==> inputs of nickel <==
## top_module
module top_module(
    input  wire        clkr,
    input  wire        rst,
    input  wire        rxr,
    input  wire [4:0]  btnr,
    output wire        spr,
    output wire [7:0]  hr,
    output wire [7:0]  mr,
    output wire [4:0]  date,
    output wire [4:0]  month,
    output wire [7:0]  year,
    output wire [6:0]  seg,
    output wire [3:0]  an,
    output wire        dp
);
export LEC_CHECK = 0
export ABC_AREA = 1
export CAP_MARGIN = 20
export CELL_PAD_IN_SITES_DETAIL_PLACEMENT = 2
export CELL_PAD_IN_SITES_GLOBAL_PLACEMENT = 1
export CORE_MARGIN = 7
export CORE_UTILIZATION = 22
export GPL_ROUTABILITY_DRIVEN = 0
export GPL_TIMING_DRIVEN = 0
export HOLD_SLACK_MARGIN = -0.09
export MAX_ROUTING_LAYER = met4
export MIN_ROUTING_LAYER = met2
export PLACE_DENSITY = 0.41
export SETUP_SLACK_MARGIN = -0.21
export SLEW_MARGIN = 25
export TNS_END_PERCENT = 85
create_clock -name core_clock -period 9.04 [get_ports {clkr}]
run.sh (not shown) runs the stock make flow with config.mk's settings and CLKGATE_MAP_FILE=.
==> inputs of willow, as changes to nickel <==
==> flow/config.mk (replaced) <==
export PLATFORM = sky130hd
export DESIGN_NAME = top_module
export DESIGN_NICKNAME = top_module
export VERILOG_FILES = /design/flow/design.v
export SDC_FILE = /design/flow/constraint.sdc
export NUM_CORES = 4
export LEC_CHECK = 0
export CAP_MARGIN = 20
export CORE_MARGIN = 2
export CORE_UTILIZATION = 40
export SLEW_MARGIN = 20
==> flow/constraint.sdc (replaced) <==
create_clock -name core_clock -period 10.0 [get_ports {clkr}]
set_input_delay 2.0000 -clock core_clock [delete_from_list [all_inputs] [get_ports {clkr}]]
set_output_delay 2.0000 -clock core_clock [all_outputs]
set_load 0.01 [all_outputs]
==> inputs of garnet, as changes to nickel <==
==> flow/config.mk (replaced) <==
export PLATFORM = sky130hd
export DESIGN_NAME = top_module
export DESIGN_NICKNAME = top_module
export VERILOG_FILES = /design/flow/design.v
export SDC_FILE = /design/flow/constraint.sdc
export NUM_CORES = 4
export LEC_CHECK = 0
export ABC_AREA = 1
export CAP_MARGIN = 5
export CELL_PAD_IN_SITES_DETAIL_PLACEMENT = 2
export CELL_PAD_IN_SITES_GLOBAL_PLACEMENT = 1
export CORE_MARGIN = 10
export CORE_UTILIZATION = 30
export GPL_ROUTABILITY_DRIVEN = 0
export GPL_TIMING_DRIVEN = 0
export HOLD_SLACK_MARGIN = 0.24
export MAX_ROUTING_LAYER = met5
export MIN_ROUTING_LAYER = met1
export PLACE_DENSITY = 0.41
export SETUP_SLACK_MARGIN = -0.21
export SLEW_MARGIN = 25
export TNS_END_PERCENT = 85
==> qor.yml <==
run_status: "no timing/DRC/antenna violations"
post_synth_inst_count: 1480
synthMuxAreaShare_pct: 0.201
tightest_slew_ps: 866
grt_use_met1_pct: 20.1
synth.cell_area_mm2: 0.00994
worst_hold_startpoint: "btnr_sync[0]"
final.hold.worst_slack_ps: 427
critical-path-max-stage-delay_ps: 560
critical-path-top-cell-by-count: "nand2_1"
critical_path.max_fanout: 8
post-route-util_pct: 35.5
max-slew-margin-rel_pct: 42.3
layout.cells.non_filler: 2005
critPathSlowestCell: "clkdlybuf4s50_1"
The numbers above come from garnet.

==> qor.yml <==
critical-path-top-cell-by-count: "nand2_1"
grt_first_pass_wirelength_mm: 57.0
post_synth_inst_count: 1480
critical_path.max_fanout: 8
post_cts.repair.setup_buffers: 0
run_status: "no timing/DRC/antenna violations"
grt_use_met1_pct: 0
worstSetupEndpoint: "seg[5]"
synth.cell_area_mm2: 0.00994
post-route-util_pct: 26.6
critPathSlowestCell: "clkdlybuf4s50_1"
critical-path-max-stage-delay_ps: 550
layout.cells.non_filler: 2155
max-slew-margin-rel_pct: 39.8
detail_route.first_pass.iterations: 6
tightest_slew_ps: 903
synthMuxAreaShare_pct: 0.201
power-top-group: "the clock network"
The numbers above come from nickel.

==> qor.yml <==
sequential_cell_area_mm2: 0.00330
totalPowerFinal_uw: 1410
run_status: "no timing/DRC/antenna violations"
sh_seq_area_pct: 28.6
final.hold.worst_slack_ps: 427
multi_in_gates: 994
max-slew-margin-rel_pct: 23.8
synthMuxAreaShare_pct: 9.99
post-route-util_pct: 45.8
num-nets-final: 1339
share_comb_of_total_power_pct: 6.6
worst_hold_startpoint: "tx_data"
tightest_slew_ps: 1110
yosys-top-cells-area: "dfxtp_1 (29%), mux2i_1 (6.8%), ha_1 (6.7%)"
layout.cells.non_filler: 1619
grt_use_met1_pct: 26.0
critical_path.max_fanout: 19
critPathSlowestCell: "ha_1"
The numbers above come from willow.


========
==> amber <==
top_module again, from the RTL that the note above started with.
Design top_module, start of the top module:
module top_module(
    input  wire        clkr,
    input  wire        rst,
    input  wire        rxr,
    input  wire [4:0]  btnr,
    output wire        spr,
    output wire [7:0]  hr,
    output wire [7:0]  mr,
    output wire [4:0]  date,
    output wire [4:0]  month,
    output wire [7:0]  year,
    output wire [6:0]  seg,
    output wire [3:0]  an,
    output wire        dp
);
    reg [4:0] btnr_prev;
    reg [4:0] btnr_sync;
    wire btn_time_edge;
    wire btn_date_edge;
    wire btn_stopwatch;
    wire btn_sw_reset;       
    wire btn_sw_startstop;   
    always @(posedge clkr) begin
        if (rst) begin
            btnr_sync <= 5'b0;
            btnr_prev <= 5'b0;
        end else begin
            btnr_sync <= btnr;
            btnr_prev <= btnr_sync;
        end
    end
    assign btn_time_edge = btnr_sync[0] && !btnr_prev[0];
    assign btn_date_edge = btnr_sync[1] && !btnr_prev[1];
    assign btn_stopwatch = btnr_sync[2];   
    assign btn_sw_reset = btnr_sync[3] && !btnr_prev[3];      
    assign btn_sw_startstop = btnr_sync[4] && !btnr_prev[4];  
    reg tx_start;
    reg [7:0] tx_data;
    wire tx_busy;
    wire tx_out;
    uart_tx #(
        .BAUD_RATE(9600),
        .CLOCK_FREQ(153_600)
    ) uart_tx_inst (
        .clk(clkr),
        .rst(rst),
        .tx_start(tx_start),
        .tx_data(tx_data),
        .tx(tx_out),
        .tx_busy(tx_busy)
    );
    assign spr = tx_out;
    reg [1:0] tx_state;
    localparam TX_IDLE = 0, TX_WAIT_BUSY = 1, TX_WAIT_DONE = 2;
    always @(posedge clkr) begin
        if (rst) begin
            tx_state <= TX_IDLE;
            tx_start <= 0;
        end else
        case(tx_state)
            TX_IDLE: begin
                tx_start <= 0;
                if (btn_time_edge) begin
                    tx_data <= 8'd0;
                    tx_start <= 1;
                    tx_state <= TX_WAIT_BUSY;
                end
                else if (btn_date_edge) begin
                    tx_data <= 8'd1;
                    tx_start <= 1;
                    tx_state <= TX_WAIT_BUSY;
                end
            end
            TX_WAIT_BUSY: begin
  ...
Settings: LEC_CHECK=0, ABC_AREA=1, CAP_MARGIN=20, CORE_MARGIN=2, CORE_UTILIZATION=65, CTS_CLUSTER_SIZE=98, GPL_ROUTABILITY_DRIVEN=0, PLACE_DENSITY_LB_ADDON=0.03, SETUP_SLACK_MARGIN=1.45, SLEW_MARGIN=20; clock period 4.95 ns.
==> maple (differences from amber) <==
--- a/flow/config.mk
+++ b/flow/config.mk
@@ -10,7 +10,5 @@
 export CORE_MARGIN = 2
-export CORE_UTILIZATION = 65
-export CTS_CLUSTER_SIZE = 98
-export GPL_ROUTABILITY_DRIVEN = 0
-export PLACE_DENSITY_LB_ADDON = 0.03
-export SETUP_SLACK_MARGIN = 1.45
+export CORE_UTILIZATION = 72
+export CTS_CLUSTER_DIAMETER = 396
+export CTS_CLUSTER_SIZE = 100
 export SLEW_MARGIN = 20
==> flow/constraint.sdc (replaced) <==
create_clock -name core_clock -period 5.03 [get_ports {clkr}]
set_input_delay 1.0060 -clock core_clock [delete_from_list [all_inputs] [get_ports {clkr}]]
set_output_delay 1.0060 -clock core_clock [all_outputs]
set_load 0.01 [all_outputs]
==> impl_metrics.env <==
# yosys + openroad results
export IMPL_status="failed layout checks"
export IMPL_violations="negative setup slack"
export IMPL_fin_ws_ps=-893
export IMPL_slew_viol_final=0
export IMPL_met2WireLength_um=13800
export IMPL_cts_tree="done"
export IMPL_dr_wl_met3_um=1550
export IMPL_final_util_pct=85.2
export IMPL_grt_pass1_vias=9930
export IMPL_power_w=0.00414
export IMPL_cp_end_kind="output port"
export IMPL_finalHoldViolCount=0
export IMPL_worst_pin_slew_ps=847
export IMPL_place_area_sq_mm=0.0117
export IMPL_finalSetupViolCount=7
export IMPL_period_used_pct=118
export IMPL_rsz0062_at_grt="yes"
export IMPL_r2r_cells=11
export IMPL_nClkBuffers=23
export IMPL_grt_antenna_before_repair=0
export IMPL_max_freq_mhz=171
the above is filed under amber

==> impl_metrics.env <==
# yosys + openroad results
export IMPL_cts_made_buffers=17
export IMPL_core_area_sq_mm=0.0133
export IMPL_dp_cells=1819
export IMPL_grt_busiest_layer="met2"
export IMPL_cts_root_buf="clkbuf_16"
export IMPL_pin_count=55
export IMPL_ys_sh_aoi_pct=17.6
export IMPL_initial_utilization_pct=74.5
export IMPL_yosys_warnings=5
export IMPL_haltStage="5_1_grt"
export IMPL_firstError="[ERROR GRT-0232] Routing congestion too high. Check the congestion heatmap in the GUI."
export IMPL_place_area_sq_mm=0.0116
export IMPL_top_cell="nand2_1"
export IMPL_cts_resized=108
export IMPL_port_buffers=53
export IMPL_status="did not finish"
the above is filed under maple


========
==> v30 <==
Starting RTL as in the previous note.
// top_module
module top_module(
    input  wire        clkr,
    input  wire        rst,
    input  wire        rxr,
    input  wire [4:0]  btnr,
    output wire        spr,
    output wire [7:0]  hr,
    output wire [7:0]  mr,
    output wire [4:0]  date,
    output wire [4:0]  month,
    output wire [7:0]  year,
    output wire [6:0]  seg,
    output wire [3:0]  an,
    output wire        dp
);
make LEC_CHECK=0 CAP_MARGIN=20 CELL_PAD_IN_SITES_DETAIL_PLACEMENT=0 CELL_PAD_IN_SITES_GLOBAL_PLACEMENT=0 CORE_MARGIN=7 CORE_UTILIZATION=71 PLACE_DENSITY_LB_ADDON=0.24 SLEW_MARGIN=0 finish   # period 14.2 ns
==> v24 (differences from v30) <==
==> flow/config.mk (replaced) <==
export PLATFORM = sky130hd
export DESIGN_NAME = top_module
export DESIGN_NICKNAME = top_module
export VERILOG_FILES = /design/flow/design.v
export SDC_FILE = /design/flow/constraint.sdc
export NUM_CORES = 4
export LEC_CHECK = 0
export CAP_MARGIN = 20
export CORE_MARGIN = 7
export CORE_UTILIZATION = 40
export CTS_CLUSTER_SIZE = 48
export PLACE_DENSITY = 0.42
export SETUP_SLACK_MARGIN = 0.88
export SLEW_MARGIN = 20
export TNS_END_PERCENT = 65
==> flow/constraint.sdc (replaced) <==
create_clock -name core_clock -period 10.0 [get_ports {clkr}]
set_input_delay 2.0000 -clock core_clock [delete_from_list [all_inputs] [get_ports {clkr}]]
set_output_delay 2.0000 -clock core_clock [all_outputs]
set_load 0.01 [all_outputs]
==> comparison <==
Between v30 and v24, the lower cell area is in v30 (gap about 1.8%, measured against v24). In synthesized area, v30 and v24 do not differ. Against v24, the global-route usage of v30 is higher by 10 points. Between v24 and v30, the lower combinational power is in v30 (gap about 44%, measured against v30). In v24 the final cell count is higher than in v30, by 10%. Between v30 and v24, the lower non-clock buffer count is in v24 (gap 1). In v24 the clock-buffer cell count is higher than in v30, by 2. Sequential share of layout area: v30 is higher than v24 (0.53 points).
==> figures <==
Run status: v24 no timing/DRC/antenna violations; v30 no timing/DRC/antenna violations
Wire length on met1: v24 12.8 mm; v30 10.7 mm
Footprint of the multi-input gates: v24 6500 sq um; v30 6500 sq um
Fill cells: v24 2,515; v30 925
Number of detailed-routing iterations run before antenna repair: v24 5; v30 6
Power, Total: v24 0.00144 W; v30 0.000993 W
Met2 wire length: v24 12.4 mm; v30 12.2 mm
Post-detailed-placement half-perimeter wirelength: v24 19.0 mm; v30 17.4 mm
Number of vias per cell: v24 5.56; v30 6.49
DRT iter0 DRCs: v24 473; v30 866
Setup slack on the worst flop-to-flop path: v24 6.97 ns; v30 11.44 ns
Clk_skew: v24 0.0151 ns; v30 0.00712 ns
Actual transition at the worst max-transition pin: v24 1.10 ns; v30 1.02 ns
Net switching power: v24 0.000357 W; v30 0.000240 W
Req. time, crit path: v24 8.00 ns; v30 11.36 ns
Inst Count DP: v24 1,588; v30 1,436
Met3 wire len: v24 813 um; v30 1.74 mm

========
==> inputs of run A <==
Starting RTL as in the previous note.
Settings: LEC_CHECK=0, ABC_AREA=1, CAP_MARGIN=20, CORE_MARGIN=2, CORE_UTILIZATION=72, CTS_CLUSTER_SIZE=98, GPL_ROUTABILITY_DRIVEN=0, PLACE_DENSITY_LB_ADDON=0.03, SETUP_SLACK_MARGIN=1.45, SLEW_MARGIN=20, TNS_END_PERCENT=5; clock period 4.95 ns.
==> run R (differences from run A) <==
- CORE_UTILIZATION: 72 -> 66
- CTS_CLUSTER_SIZE: 98 -> not set
- GPL_ROUTABILITY_DRIVEN: 0 -> not set
- PLACE_DENSITY_LB_ADDON: 0.03 -> not set
- SETUP_SLACK_MARGIN: 1.45 -> 1.21
==> flow/constraint.sdc (replaced) <==
create_clock -name core_clock -period 5.03 [get_ports {clkr}]
set_input_delay 1.0060 -clock core_clock [delete_from_list [all_inputs] [get_ports {clkr}]]
set_output_delay 1.0060 -clock core_clock [all_outputs]
set_load 0.01 [all_outputs]
==> run notes <==
In the placement report, post-DP HPWL is listed as 19200 µm. The tool reported: "[ERROR GRT-0232] Routing congestion too high. Check the congestion heatmap in the GUI". It got as far as global routing and failed there.

In this run the horizontal extent of the chip is 121 µm. Prior to clock tree synthesis, the placed netlist has a worst setup slack of -0.742 ns. The run stopped with a tool error.
the above is filed under run A

==> run notes <==
In this run the horizontal extent of the chip is 127 µm. Per the post-place timing report, worst setup slack is -0.609 ns. The layout checks failed on setup timing. The run finished, with violations left.

The worst setup margin is -0.748 ns. The final timing report counts setup violations totalling 7.
the above is filed under run R


========
==> job 9362 <==
==> flow/design.v <==
`timescale 1ns / 1ps
module top_module(
    input  wire        clkr,
    input  wire        rst,
    input  wire        rxr,
    input  wire [4:0]  btnr,
    output wire        spr,
    output wire [7:0]  hr,
    output wire [7:0]  mr,
    output wire [4:0]  date,
    output wire [4:0]  month,
    output wire [7:0]  year,
    output wire [6:0]  seg,
    output wire [3:0]  an,
    output wire        dp
);
    reg [4:0] btnr_prev;
    reg [4:0] btnr_sync;
    wire btn_time_edge;
    wire btn_date_edge;
    wire btn_stopwatch;
    wire btn_sw_reset;       
    wire btn_sw_startstop;   
    always @(posedge clkr) begin
        if (rst) begin
            btnr_sync <= 5'b0;
            btnr_prev <= 5'b0;
        end else begin
            btnr_sync <= btnr;
            btnr_prev <= btnr_sync;
        end
    end
    assign btn_time_edge = btnr_sync[0] && !btnr_prev[0];
    assign btn_date_edge = btnr_sync[1] && !btnr_prev[1];
    assign btn_stopwatch = btnr_sync[2];   
    assign btn_sw_reset = btnr_sync[3] && !btnr_prev[3];      
    assign btn_sw_startstop = btnr_sync[4] && !btnr_prev[4];  
    reg tx_start;
    reg [7:0] tx_data;
    wire tx_busy;
    wire tx_out;
    uart_tx #(
        .BAUD_RATE(9600),
        .CLOCK_FREQ(153_600)
    ) uart_tx_inst (
        .clk(clkr),
        .rst(rst),
        .tx_start(tx_start),
        .tx_data(tx_data),
        .tx(tx_out),
        .tx_busy(tx_busy)
    );
    assign spr = tx_out;
    reg [1:0] tx_state;
    localparam TX_IDLE = 0, TX_WAIT_BUSY = 1, TX_WAIT_DONE = 2;
    always @(posedge clkr) begin
        if (rst) begin
            tx_state <= TX_IDLE;
            tx_start <= 0;
        end else
        case(tx_state)
            TX_IDLE: begin
                tx_start <= 0;
                if (btn_time_edge) begin
                    tx_data <= 8'd0;
                    tx_start <= 1;
                    tx_state <= TX_WAIT_BUSY;
                end
                else if (btn_date_edge) begin
                    tx_data <= 8'd1;
                    tx_start <= 1;
                    tx_state <= TX_WAIT_BUSY;
                end
            end
            TX_WAIT_BUSY: begin
                tx_start <= 0;
                if (tx_busy) begin
                    tx_state <= TX_WAIT_DONE;
                end
            end
            TX_WAIT_DONE: begin
                if (!tx_busy) begin
                    tx_state <= TX_IDLE;
                end
            end
            default: tx_state <= TX_IDLE;
        endcase
    end
    wire rx_ready;
    wire [7:0] rx_data;
    uart_rx #(
        .BAUD_RATE(9600),
        .CLOCK_FREQ(153_600)
    ) uart_rx_inst (
        .clk(clkr),
        .rst(rst),
        .rx(rxr),
        .rx_ready(rx_ready),
        .rx_data(rx_data)
    );
    reg [2:0] rx_state;
    reg [1:0] byte_count;
    localparam RX_IDLE = 0, RX_TIME = 1, RX_DATE = 2;
    reg [7:0] hr_reg, mr_reg, sec_reg;
    reg [4:0] date_reg, month_reg;
    reg [7:0] year_reg;
    assign hr = hr_reg;
    assign mr = mr_reg;
    assign date = date_reg;
    assign month = month_reg;
    assign year = year_reg;
    reg [9:0] clk_1hz_counter;
    reg clk_1hz_pulse;
    always @(posedge clkr) begin
        if (rst) begin
            clk_1hz_counter <= 0;
            clk_1hz_pulse <= 0;
        end else if (clk_1hz_counter == 1_000 - 1) begin
            clk_1hz_counter <= 0;
            clk_1hz_pulse <= 1;
        end else begin
            clk_1hz_counter <= clk_1hz_counter + 1;
            clk_1hz_pulse <= 0;
        end
    end
    always @(posedge clkr) begin
        if (rst) begin
            rx_state <= RX_IDLE;
            byte_count <= 0;
            hr_reg <= 0;
            mr_reg <= 0;
            sec_reg <= 0;
            date_reg <= 0;
            month_reg <= 0;
            year_reg <= 0;
        end else
        case(rx_state)
            RX_IDLE: begin
                byte_count <= 0;
                if (btn_time_edge) begin
                    rx_state <= RX_TIME;
                end
                else if (btn_date_edge) begin
                    rx_state <= RX_DATE;
                end
                else if (clk_1hz_pulse) begin
                    if (sec_reg == 59) begin
                        sec_reg <= 0;
                        if (mr_reg == 59) begin
                            mr_reg <= 0;
                            if (hr_reg == 23) begin
                                hr_reg <= 0;
                            end else begin
                                hr_reg <= hr_reg + 1;
                            end
                        end else begin
                            mr_reg <= mr_reg + 1;
                        end
                    end else begin
                        sec_reg <= sec_reg + 1;
                    end
                end
            end
            RX_TIME: begin
                if (rx_ready) begin
                    case(byte_count)
                        2'd0: hr_reg <= rx_data;
                        2'd1: mr_reg <= rx_data;
                        2'd2: sec_reg <= rx_data;
                    endcase
                    if (byte_count == 2'd2) begin
                        rx_state <= RX_IDLE;
                    end else begin
                        byte_count <= byte_count + 1;
                    end
                end
            end
            RX_DATE: begin
                if (rx_ready) begin
                    case(byte_count)
                        2'd0: date_reg <= rx_data[4:0];
                        2'd1: month_reg <= rx_data[4:0];
                        2'd2: year_reg <= rx_data;
                    endcase
                    if (byte_count == 2'd2) begin
                        rx_state <= RX_IDLE;
                    end else begin
                        byte_count <= byte_count + 1;
                    end
                end
            end
            default: rx_state <= RX_IDLE;
        endcase
    end
    wire [6:0] seg_sw;
    wire [3:0] an_sw;
    wire dp_sw;
    stopwatch_simple sw_inst (
        .CLK100MHZ(clkr),
        .rst(rst),
        .btn_reset(btn_sw_reset),
        .btn_startstop(btn_sw_startstop),
        .seg(seg_sw),
        .an(an_sw),
        .dp(dp_sw)
    );
    wire [6:0] seg_time;
    wire [3:0] an_time;
    wire dp_time;
    reg display_mode;
    always @(posedge clkr) begin
        if (rst) begin
            display_mode <= 0;
        end else if (btn_time_edge) begin
            display_mode <= 0;   
        end else if (btn_date_edge) begin
            display_mode <= 1;   
        end
    end
    seven_seg_display display_inst (
        .clk(clkr),
        .rst(rst),
        .hr(hr_reg),
        .mr(mr_reg),
        .date(date_reg),
        .month(month_reg),
        .mode(display_mode),
        .seg(seg_time),
        .an(an_time),
        .dp(dp_time)
    );
    assign seg = btn_stopwatch ? seg_sw : seg_time;
    assign an = btn_stopwatch ? an_sw : an_time;
    assign dp = btn_stopwatch ? dp_sw : dp_time;
endmodule
module seven_seg_display(
    input wire clk,
    input wire rst,
    input wire [7:0] hr,
    input wire [7:0] mr,
    input wire [4:0] date,
    input wire [4:0] month,
    input wire mode,   
    output reg [6:0] seg,
    output reg [3:0] an,
    output wire dp
);
    assign dp = 1'b1;   
    wire [3:0] hr_tens = hr / 10;
    wire [3:0] hr_ones = hr % 10;
    wire [3:0] mr_tens = mr / 10;
    wire [3:0] mr_ones = mr % 10;
    wire [3:0] date_tens = date / 10;
    wire [3:0] date_ones = date % 10;
    wire [3:0] month_tens = month / 10;
    wire [3:0] month_ones = month % 10;
    reg [1:0] digit_select;
    reg [5:0] refresh_counter;
    always @(posedge clk) begin
        if (rst) begin
            refresh_counter <= 0;
            digit_select <= 0;
        end else begin
        refresh_counter <= refresh_counter + 1;
        if (refresh_counter == 50) begin
            refresh_counter <= 0;
            digit_select <= digit_select + 1;
        end
        end
    end
    reg [3:0] bcd_digit;
    always @(*) begin
        if (mode == 0) begin
            case(digit_select)
                2'b00: begin an = 4'b1110; bcd_digit = mr_ones; end
                2'b01: begin an = 4'b1101; bcd_digit = mr_tens; end
                2'b10: begin an = 4'b1011; bcd_digit = hr_ones; end
                2'b11: begin an = 4'b0111; bcd_digit = hr_tens; end
            endcase
        end else begin
            case(digit_select)
                2'b00: begin an = 4'b1110; bcd_digit = month_ones; end
                2'b01: begin an = 4'b1101; bcd_digit = month_tens; end
                2'b10: begin an = 4'b1011; bcd_digit = date_ones; end
                2'b11: begin an = 4'b0111; bcd_digit = date_tens; end
            endcase
        end
    end
    always @(*) begin
        case(bcd_digit)
            4'd0: seg = 7'b1000000;
            4'd1: seg = 7'b1111001;
            4'd2: seg = 7'b0100100;
            4'd3: seg = 7'b0110000;
            4'd4: seg = 7'b0011001;
            4'd5: seg = 7'b0010010;
            4'd6: seg = 7'b0000010;
            4'd7: seg = 7'b1111000;
            4'd8: seg = 7'b0000000;
            4'd9: seg = 7'b0010000;
            default: seg = 7'b1111111;
        endcase
    end
endmodule
module uart_tx #(
    parameter BAUD_RATE = 9600,
    parameter CLOCK_FREQ = 100_000_000
)(
    input wire clk,
    input wire rst,
    input wire tx_start,
    input wire [7:0] tx_data,
    output reg tx,
    output reg tx_busy
);
    localparam integer CLK_PER_BIT = CLOCK_FREQ / BAUD_RATE;
    reg [3:0] clk_count;
    reg [3:0] bit_index;
    reg [7:0] tx_data_reg;
    reg [2:0] state;
    localparam IDLE = 3'd0;
    localparam START_BIT = 3'd1;
    localparam DATA_BITS = 3'd2;
    localparam STOP_BIT = 3'd3;
    always @(posedge clk) begin
        if (rst) begin
            tx <= 1'b1;
            tx_busy <= 1'b0;
            state <= IDLE;
            clk_count <= 0;
            bit_index <= 0;
        end else
        case(state)
            IDLE: begin
                tx <= 1'b1;
                clk_count <= 0;
                bit_index <= 0;
                tx_busy <= 1'b0;
                if (tx_start) begin
                    tx_data_reg <= tx_data;
                    tx_busy <= 1'b1;
                    state <= START_BIT;
                end
            end
            START_BIT: begin
                tx <= 1'b0;
                if (clk_count < CLK_PER_BIT - 1) begin
                    clk_count <= clk_count + 1;
                end else begin
                    clk_count <= 0;
                    state <= DATA_BITS;
                end
            end
            DATA_BITS: begin
                tx <= tx_data_reg[bit_index];
                if (clk_count < CLK_PER_BIT - 1) begin
                    clk_count <= clk_count + 1;
                end else begin
                    clk_count <= 0;
                    if (bit_index < 7) begin
                        bit_index <= bit_index + 1;
                    end else begin
                        bit_index <= 0;
                        state <= STOP_BIT;
                    end
                end
            end
            STOP_BIT: begin
                tx <= 1'b1;
                if (clk_count < CLK_PER_BIT - 1) begin
                    clk_count <= clk_count + 1;
                end else begin
                    clk_count <= 0;
                    state <= IDLE;
                end
            end
            default: state <= IDLE;
        endcase
    end
endmodule
module uart_rx #(
    parameter BAUD_RATE = 9600,
    parameter CLOCK_FREQ = 100_000_000
)(
    input wire clk,
    input wire rst,
    input wire rx,
    output reg rx_ready,
    output reg [7:0] rx_data
);
    localparam integer CLK_PER_BIT = CLOCK_FREQ / BAUD_RATE;
    reg [3:0] clk_count;
    reg [3:0] bit_index;
    reg [7:0] rx_data_reg;
    reg [2:0] state;
    reg rx_sync, rx_prev;
    localparam IDLE = 3'd0;
    localparam START_BIT = 3'd1;
    localparam DATA_BITS = 3'd2;
    localparam STOP_BIT = 3'd3;
    always @(posedge clk) begin
        if (rst) begin
            rx_sync <= 1'b1;
            rx_prev <= 1'b1;
        end else begin
            rx_sync <= rx;
            rx_prev <= rx_sync;
        end
    end
    always @(posedge clk) begin
        rx_ready <= 1'b0;
        if (rst) begin
            rx_data <= 8'd0;
            state <= IDLE;
            clk_count <= 0;
            bit_index <= 0;
        end else
        case(state)
            IDLE: begin
                clk_count <= 0;
                bit_index <= 0;
                if (rx_prev == 1'b1 && rx_sync == 1'b0) begin
                    state <= START_BIT;
                end
            end
            START_BIT: begin
                if (clk_count < (CLK_PER_BIT / 2) - 1) begin
                    clk_count <= clk_count + 1;
                end else begin
                    clk_count <= 0;
                    if (rx_sync == 1'b0) begin
                        state <= DATA_BITS;
                    end else begin
                        state <= IDLE;
                    end
                end
            end
            DATA_BITS: begin
                if (clk_count < CLK_PER_BIT - 1) begin
                    clk_count <= clk_count + 1;
                end else begin
                    clk_count <= 0;
                    rx_data_reg[bit_index] <= rx_sync;
                    if (bit_index < 7) begin
                        bit_index <= bit_index + 1;
                    end else begin
                        bit_index <= 0;
                        state <= STOP_BIT;
                    end
                end
            end
            STOP_BIT: begin
                if (clk_count < CLK_PER_BIT - 1) begin
                    clk_count <= clk_count + 1;
                end else begin
                    clk_count <= 0;
                    rx_ready <= 1'b1;
                    rx_data <= rx_data_reg;
                    state <= IDLE;
                end
            end
            default: state <= IDLE;
        endcase
    end
endmodule
module stopwatch_simple(
    input  wire CLK100MHZ,
    input  wire rst,
    input  wire btn_reset,       
    input  wire btn_startstop,   
    output reg  [6:0] seg,
    output reg  [3:0] an,
    output wire dp
);
    assign dp = 1'b1;   
    reg running;
    always @(posedge CLK100MHZ) begin
        if (rst || btn_reset) begin
            running <= 0;   
        end else if (btn_startstop) begin
            running <= ~running;   
        end
    end
    reg [6:0] cnt;
    reg tick_10hz;
    always @(posedge CLK100MHZ) begin
        if (rst) begin
            cnt <= 0;
            tick_10hz <= 0;
        end else if (cnt == 100 - 1) begin   
            cnt <= 0;
            tick_10hz <= 1;
        end else begin
            cnt <= cnt + 1;
            tick_10hz <= 0;
        end
    end
    reg [5:0] seconds;   
    reg [5:0] minutes;   
    reg [3:0] centisec;  
    always @(posedge CLK100MHZ) begin
        if (rst || btn_reset) begin
            seconds <= 0;
            minutes <= 0;
            centisec <= 0;
        end else if (running && tick_10hz) begin
            if (centisec == 9) begin
                centisec <= 0;
                if (seconds == 59) begin
                    seconds <= 0;
                    if (minutes == 59) begin
                        minutes <= 0;
                    end else begin
                        minutes <= minutes + 1;
                    end
                end else begin
                    seconds <= seconds + 1;
                end
            end else begin
                centisec <= centisec + 1;
            end
        end
    end
    wire [3:0] s1 = seconds % 10;
    wire [3:0] s10 = seconds / 10;
    wire [3:0] m1 = minutes % 10;
    wire [3:0] m10 = minutes / 10;
    reg [1:0] sel;
    reg [5:0] refresh_cnt;
    always @(posedge CLK100MHZ) begin
        if (rst) begin
            refresh_cnt <= 0;
            sel <= 0;
        end else begin
        refresh_cnt <= refresh_cnt + 1;
        if (refresh_cnt == 50) begin
            refresh_cnt <= 0;
            sel <= sel + 1;
        end
        end
    end
    reg [3:0] digit;
    always @(*) begin
        case(sel)
            2'b00: begin an = 4'b1110; digit = s1; end    
            2'b01: begin an = 4'b1101; digit = s10; end   
            2'b10: begin an = 4'b1011; digit = m1; end    
            2'b11: begin an = 4'b0111; digit = m10; end   
        endcase
    end
    always @(*) begin
        case(digit)
            4'd0: seg = 7'b1000000;
            4'd1: seg = 7'b1111001;
            4'd2: seg = 7'b0100100;
            4'd3: seg = 7'b0110000;
            4'd4: seg = 7'b0011001;
            4'd5: seg = 7'b0010010;
            4'd6: seg = 7'b0000010;
            4'd7: seg = 7'b1111000;
            4'd8: seg = 7'b0000000;
            4'd9: seg = 7'b0010000;
            default: seg = 7'b1111111;
        endcase
    end
endmodule
==> flow/run.sh <==
#!/bin/bash
# the make line also repeats each setting of config.mk as NAME=value (left out here)
make -C /OpenROAD-flow-scripts/flow DESIGN_CONFIG=/design/flow/config.mk WORK_HOME=/design/flow/orfs CLKGATE_MAP_FILE= finish
==> flow/config.mk <==
export PLATFORM = sky130hd
export DESIGN_NAME = top_module
export DESIGN_NICKNAME = top_module
export VERILOG_FILES = /design/flow/design.v
export SDC_FILE = /design/flow/constraint.sdc
export NUM_CORES = 4
export LEC_CHECK = 0
export ABC_AREA = 1
export CAP_MARGIN = 20
export CORE_MARGIN = 2
export CORE_UTILIZATION = 68
export CTS_CLUSTER_DIAMETER = 390
export CTS_CLUSTER_SIZE = 100
export SLEW_MARGIN = 20
==> flow/constraint.sdc <==
create_clock -name core_clock -period 5.03 [get_ports {clkr}]
set_input_delay 1.0060 -clock core_clock [delete_from_list [all_inputs] [get_ports {clkr}]]
set_output_delay 1.0060 -clock core_clock [all_outputs]
set_load 0.01 [all_outputs]
==> inputs of job 315, as changes to job 9362 <==
--- a/flow/config.mk
+++ b/flow/config.mk
@@ -6,9 +6,8 @@
 export NUM_CORES = 4
 export LEC_CHECK = 0
-export ABC_AREA = 1
 export CAP_MARGIN = 20
 export CORE_MARGIN = 2
-export CORE_UTILIZATION = 68
-export CTS_CLUSTER_DIAMETER = 390
-export CTS_CLUSTER_SIZE = 100
+export CORE_UTILIZATION = 51
+export CTS_CLUSTER_SIZE = 50
 export SLEW_MARGIN = 20
+export TNS_END_PERCENT = 5
==> flow/constraint.sdc (replaced) <==
create_clock -name core_clock -period 10.0 [get_ports {clkr}]
set_input_delay 2.0000 -clock core_clock [delete_from_list [all_inputs] [get_ports {clkr}]]
set_output_delay 2.0000 -clock core_clock [all_outputs]
set_load 0.01 [all_outputs]
==> inputs of job 7089, as changes to job 9362 <==
--- a/flow/config.mk
+++ b/flow/config.mk
@@ -6,9 +6,6 @@
 export NUM_CORES = 4
 export LEC_CHECK = 0
-export ABC_AREA = 1
 export CAP_MARGIN = 20
 export CORE_MARGIN = 2
-export CORE_UTILIZATION = 68
-export CTS_CLUSTER_DIAMETER = 390
-export CTS_CLUSTER_SIZE = 100
+export CORE_UTILIZATION = 66
 export SLEW_MARGIN = 20
==> flow/constraint.sdc (replaced) <==
create_clock -name core_clock -period 8.79 [get_ports {clkr}]
set_input_delay 1.7580 -clock core_clock [delete_from_list [all_inputs] [get_ports {clkr}]]
set_output_delay 1.7580 -clock core_clock [all_outputs]
set_load 0.01 [all_outputs]
==> comparison table <==
| item | job 7089 | job 315 | job 9362 |
|---|---|---|---|
| Sequential cell area in the final layout | 3303 um2 | 3303 um2 | 3306 um2 |
| Multi-input gate share of total cell area | 57.29% | 56.68% | 47.25% |
| Adder-cell share of the synthesized area | 6.896% | 6.896% | 6.924% |
| Setup Total Neg Slack | 0 ps | 0 ps | -9717 ps |
| Share of the yosys chip area belonging to registers | 32.16% | 32.16% | 33.24% |
| Distinct cell type count of the synthesized netlist | 93 | 93 | 55 |
| Net total in the final layout | 1,339 | 1,338 | 1,754 |
| Maximum number of pins on one net before global-route repair | 65 | 66 | 41 |
| Power share of the clock group | 44.5% | 46.4% | 30.4% |
| Skew final | 8.072 ps | 10.80 ps | 11.43 ps |
| Total number of vias | 9,051 | 8,980 | 11,510 |
| Status | no timing/DRC/antenna violations | no timing/DRC/antenna violations | failed layout checks |
| Layout check failures | - | - | setup timing |
| Total standard cell area after synthesis | 10,270 um2 | 10,270 um2 | 9938 um2 |
| GRT Resource Usage Total | 28.16% | 22.11% | 35.71% |
| Max stage delay cell, worst path | sky130_fd_sc_hd__a2111oi_1 | sky130_fd_sc_hd__ha_1 | sky130_fd_sc_hd__o21ai_4 |
| Drt first pass iters | 4 | 5 | 17 |
| AND/OR/NAND/NOR Cells, Area Fraction | 22.98% | 22.98% | 29.93% |
| Critical Path AT | 6410 ps | 6720 ps | 5470 ps |
| Largest stage delay on the critical path | 620 ps | 680 ps | 340 ps |
Power figures rest on the tool's default switching activity, not on a simulated workload.
